run 1:
==> flow/design.v (excerpt) <==
module chipmunk
	#(parameter addrSize = 12)
	(input clk,
	 input reset,
	 input [addrSize-1:0] startPC,
	 input [7:0] dataBus,
	 output [7:0] dataBusWrite,
	 output reg [addrSize-1:0] addrBus,
	 output weMem,
	 output done);
make LEC_CHECK=0 CAP_MARGIN=30 CELL_PAD_IN_SITES_DETAIL_PLACEMENT=2 CELL_PAD_IN_SITES_GLOBAL_PLACEMENT=2 CORE_ASPECT_RATIO=1.88 CORE_MARGIN=2 CORE_UTILIZATION=24 CTS_CLUSTER_DIAMETER=228 CTS_CLUSTER_SIZE=66 HOLD_SLACK_MARGIN=0.1 MAX_ROUTING_LAYER=met5 PLACE_DENSITY=0.41 SLEW_MARGIN=30 TNS_END_PERCENT=20 finish   # period 5.63 ns
run.sh (not shown) runs the stock make flow with config.mk's settings and CLKGATE_MAP_FILE=.
Setup changes, run 1 to run 2
Settings: swapping 30 for 20 in CAP_MARGIN; clearing TNS_END_PERCENT, which used to be 20; clearing CTS_CLUSTER_SIZE, which used to be 66; swapping 24 for 33 in CORE_UTILIZATION; swapping 30 for 20 in SLEW_MARGIN; clearing CTS_CLUSTER_DIAMETER, which used to be 228; clearing CELL_PAD_IN_SITES_GLOBAL_PLACEMENT, which used to be 2; clearing CELL_PAD_IN_SITES_DETAIL_PLACEMENT, which used to be 2; clearing MAX_ROUTING_LAYER, which used to be met5; clearing HOLD_SLACK_MARGIN, which used to be 0.1; clearing PLACE_DENSITY, which used to be 0.41; clearing CORE_ASPECT_RATIO, which used to be 1.88; swapping 5.63 for 4.69 in the clock period (ns, I/O delays scaled along).
Results
When run 2 is set beside run 1, its routed wire length turns out to be 36% smaller. Diff run 1 -> run 2: final cell utilization of the core now larger, global-route wire length before repair dropped about 32%, total power rose 11%, number of tap cells added at floorplan went down by about 25%.
Modified inputs, run 3 compared to run 2
Settings: SETUP_SLACK_MARGIN: unset -> 1.05; CORE_UTILIZATION: 33 -> 60; the clock period (ns, I/O delays scaled along): 4.69 -> 3.84.
Results
In run 3 the implementation ran to completion but is not tape-out ready, as the final checks report negative setup slack. On final cell count, the lower figure sits with run 3, not run 2. STATUS peak supply drop: run 3 loses against run 2. Diff run 2 -> run 3 | final wirelength | up by more than 10%.
Setup changes, run 3 to run 4
Settings: SETUP_SLACK_MARGIN no longer set, was 1.05; CORE_UTILIZATION now 67, was 60; ABC_AREA now 1, previously not set; CTS_CLUSTER_SIZE now 73, previously not set; the clock period (ns, I/O delays scaled along) now 3.87, was 3.84.
Every stage of the flow completed for run 4, and the final layout passed the timing, design-rule and antenna checks. Compare run 4 and run 3 | number of distinct library cells after synthesis lower: run 4. Of the two values seen for highest-delay cell along the critical path, sky130_fd_sc_hd__edfxtp_1 was produced by run 3 and sky130_fd_sc_hd__clkdlybuf4s50_1 by run 4. Between run 4 and run 3, it is run 4 whose detailed placement HPWL is lower, by 3.0%. Re number of standard cells reported by yosys: run 3 was lower than run 4. Run 4 vs run 3: count of mapped cells out of synthesis up in run 4. Diff run 3 -> run 4: number of nets in the layout rose 129, synthesized net count climbed 250, combinational power shows a reduction of about 24%, final area has decreased, global-route usage climbed 3.1 points. Compared with run 3, in run 4 total power of the final layout went down; cell count along the critical path dropped 7.

run A:
Starting RTL as in the previous note.
clock: 3.19 ns
lec_check: 0
abc_area: 1
cap_margin: 20
core_margin: 2
core_utilization: 67
cts_cluster_diameter: 360
cts_cluster_size: 73
setup_slack_margin: -0.17
slew_margin: 20
Run A terminated abnormally: 5_1_grt reported GRT-0232.
For run B, these inputs were changed with respect to run A:
- a deleted CTS_CLUSTER_SIZE that had been 73
- a deleted CTS_CLUSTER_DIAMETER that had been 360
- a deleted ABC_AREA that had been 1
- a change of CORE_UTILIZATION from 67 to 40
- a change of SETUP_SLACK_MARGIN from -0.17 to 1.34
- a change of the clock period (ns, I/O delays scaled along) from 3.19 to 4.69
## What came out
Run A → run B: standard cell core area grew by about 70%; worst slack at placement grew by 0.73 ns; chip area estimate from yosys synthesis grew by 360 um^2; clock tree buffer depth held steady.
Area of placed instances (higher): run A
Run B finished all stages; the layout is clean.
[inputs] run C vs run B
- SETUP_SLACK_MARGIN no longer set, was 1.34
==> results <==
- Diff run B -> run C: setup slack of the critical path after layout decreased 0.11 ns, via count decreased 0.88%, total power now smaller.
No activity file was given, so power comes from the tool's default toggle rates.
